// EC_TOP
module EC_TOP(
    clk, rst_n, in_valid,
    in_Px, in_Py, in_Qx, in_Qy, in_prime, in_a,
    out_valid, out_Rx, out_Ry
);
input clk, rst_n, in_valid;
input [6-1:0] in_Px, in_Py, in_Qx, in_Qy, in_prime, in_a;
output reg out_valid;
output reg [6-1:0] out_Rx, out_Ry;
localparam S_IDLE = 0;
localparam S_IN_DATA = 1;
localparam S_P_ADD = 2;
localparam S_P_DOU = 3;
localparam S_XR_YR = 4;
localparam S_OUT = 5;
parameter IP_WIDTH = 6;
reg [2:0] current_state, next_state;
reg [3:0] cnt_s_p;
reg [2:0] cnt_xr_yr;
reg [5:0] px_reg;
reg [5:0] py_reg;
reg [5:0] qx_reg;
reg [5:0] qy_reg;
reg [5:0] a_reg;
reg [5:0] prime_reg;
wire [5:0] p_sub_xp;
wire [5:0] p_sub_yp;
wire [5:0] p_sub_xq;
wire [5:0] p_sub_xr;
wire [6:0] xq_xp1;
wire [6:0] yq_yp1;
wire [7:0] xr_w;
wire [6:0] xp2_3_a;
reg [5:0] xr_reg ;
reg [5:0] s_reg;
reg [11:0] mod_in;
wire [5:0] mod_out;
reg [IP_WIDTH-1:0]  IN_2;
wire [IP_WIDTH-1:0] OUT_INV;
reg [5:0] yp2_ip;
wire [6:0] xp_xr1;
wire [11:0]mul_out;
reg [5:0] mul_in1, mul_in2;
wire [6:0] s_xp_xr1_yp1;
always@(posedge clk or negedge rst_n) begin
    if(!rst_n)
        current_state <= S_IDLE;
    else
        current_state <= next_state;
end
always@(*) begin
    case (current_state)
        S_IDLE:    next_state = in_valid? S_IN_DATA:S_IDLE;
        S_IN_DATA: next_state = (px_reg==qx_reg && py_reg==qy_reg)? S_P_DOU:S_P_ADD;
        S_P_ADD:   next_state = (cnt_s_p==4)? S_XR_YR:S_P_ADD;
        S_P_DOU:   next_state = (cnt_s_p==8)? S_XR_YR:S_P_DOU;
        S_XR_YR:   next_state = (cnt_xr_yr==6)? S_OUT:S_XR_YR;
        S_OUT:     next_state = S_IDLE;
        default: next_state = S_IDLE;
    endcase
end
always @(posedge clk or negedge rst_n) begin
    if (!rst_n) 
        cnt_s_p <= 0;    
    else begin
        if(current_state==S_P_ADD && cnt_s_p<=3)
            cnt_s_p <= cnt_s_p + 1;
        else if(current_state==S_P_DOU && cnt_s_p<=7)
            cnt_s_p <= cnt_s_p + 1;
        else
  ...
Size: ~3100 cells after synthesis, roughly 110 flip-flops, roughly 52 I/O pins, ~25000 sq um of cells after synthesis.
make LEC_CHECK=0 ABC_AREA=0 CAP_MARGIN=10 CELL_PAD_IN_SITES_DETAIL_PLACEMENT=0 CORE_ASPECT_RATIO=0.69 CORE_MARGIN=8 CORE_UTILIZATION=40 CTS_CLUSTER_DIAMETER=262 GPL_ROUTABILITY_DRIVEN=1 MIN_ROUTING_LAYER=met2 SLEW_MARGIN=40 TNS_END_PERCENT=5 finish   # period 77.0 ns
run.sh (not shown) runs the stock make flow with config.mk's settings and CLKGATE_MAP_FILE=.
Then changed:
Settings changed: CAP_MARGIN 10 to 20, CELL_PAD_IN_SITES_DETAIL_PLACEMENT 0 to unset, CORE_ASPECT_RATIO 0.69 to unset, CORE_MARGIN 8 to 3, CORE_UTILIZATION 40 to 58, CTS_CLUSTER_DIAMETER 262 to 74, GPL_ROUTABILITY_DRIVEN 1 to unset, MIN_ROUTING_LAYER met2 to unset, SETUP_SLACK_MARGIN set to -0.06, SLEW_MARGIN 40 to 20, TNS_END_PERCENT 5 to unset.
Outcome: Cell area went down by 2.0%; wire length went down by 7.8%; area after synthesis does not change; core utilization went up by 19 points; die area went down by 36%; worst setup slack gets better by 640 ps; non-clock buffer count went up by 1.
Then changed:
Settings changed: ABC_AREA 0 to unset, CORE_MARGIN 3 to 2, CORE_UTILIZATION 58 to 40, CTS_CLUSTER_DIAMETER 74 to unset, SETUP_SLACK_MARGIN -0.06 to -1.47.
Clock period 77.0 ns to 72.4 ns, I/O delays scaled along.
- cell count came out higher by 7.0%
- sequential share of layout area came out lower by 0.15 points
- global-route usage came out lower by 12 points
- non-clock buffer count came out higher by 4
- worst setup slack loses 1500 ps
- area after synthesis is unchanged
- first-iteration DRC count came out lower by 21%
- final area came out higher by 1.7%
- die size came out higher by 41%
Then changed:
Settings changed: CORE_UTILIZATION 40 to 64, SETUP_SLACK_MARGIN -1.47 to unset.
=> The changed run went through all stages and came out clean. Cell area shrinks by 0.97%. Sequential share of layout area is about the same. Synthesized cell count stays the same. Via count grows by about 4.7%. Setup slack gets better by 840 ps. Final cell count shrinks by 7.0%. Wire length grows by about 2.4%. Utilization grows by 26 points. Clock skew barely changes.

* * *

Starting RTL as in the previous note.
export LEC_CHECK = 0
export CAP_MARGIN = 20
export CELL_PAD_IN_SITES_DETAIL_PLACEMENT = 2
export CELL_PAD_IN_SITES_GLOBAL_PLACEMENT = 3
export CORE_ASPECT_RATIO = 1.04
export CORE_MARGIN = 2
export CORE_UTILIZATION = 40
export GPL_ROUTABILITY_DRIVEN = 0
export HOLD_SLACK_MARGIN = -0.04
export MAX_ROUTING_LAYER = met4
export SETUP_SLACK_MARGIN = 1.59
export SLEW_MARGIN = 20
create_clock -name core_clock -period 66.5 [get_ports {clk}]
Change:
==> flow/config.mk (replaced) <==
export PLATFORM = sky130hd
export DESIGN_NAME = EC_TOP
export DESIGN_NICKNAME = EC_TOP
export VERILOG_FILES = /design/flow/design.v
export SDC_FILE = /design/flow/constraint.sdc
export NUM_CORES = 4
export LEC_CHECK = 0
export CAP_MARGIN = 20
export CORE_MARGIN = 2
export CORE_UTILIZATION = 65
export SLEW_MARGIN = 20
==> flow/constraint.sdc (replaced) <==
create_clock -name core_clock -period 59.2 [get_ports {clk}]
set_input_delay 11.8400 -clock core_clock [delete_from_list [all_inputs] [get_ports {clk}]]
set_output_delay 11.8400 -clock core_clock [all_outputs]
set_load 0.01 [all_outputs]
Effect: Now the flow produced a layout that fails on setup timing; setup slack degrades by 4300 ps; worst hold slack degrades by 5.9 ps; critical path depth came out lower by 1.
Change:
--- a/flow/config.mk
+++ b/flow/config.mk
@@ -8,4 +8,4 @@
 export CAP_MARGIN = 20
 export CORE_MARGIN = 2
-export CORE_UTILIZATION = 65
+export CORE_UTILIZATION = 66
 export SLEW_MARGIN = 20
==> flow/constraint.sdc (replaced) <==
create_clock -name core_clock -period 25.0 [get_ports {clk}]
set_input_delay 5.0000 -clock core_clock [delete_from_list [all_inputs] [get_ports {clk}]]
set_output_delay 5.0000 -clock core_clock [all_outputs]
set_load 0.01 [all_outputs]
The new run ended with an error in global routing (GRT-0232).
Die size drops by about 1.5%.
Area after synthesis is unchanged.
Synthesized cell count stays the same.
Change:
--- a/flow/config.mk
+++ b/flow/config.mk
@@ -8,4 +8,4 @@
 export CAP_MARGIN = 20
 export CORE_MARGIN = 2
-export CORE_UTILIZATION = 66
+export CORE_UTILIZATION = 40
 export SLEW_MARGIN = 20
==> flow/constraint.sdc (replaced) <==
create_clock -name core_clock -period 77.0 [get_ports {clk}]
set_input_delay 15.4000 -clock core_clock [delete_from_list [all_inputs] [get_ports {clk}]]
set_output_delay 15.4000 -clock core_clock [all_outputs]
set_load 0.01 [all_outputs]
After rerunning: The changed run produced a clean layout. Die area rises by 64%. Synthesized area stays the same. Synthesized cell count does not change.
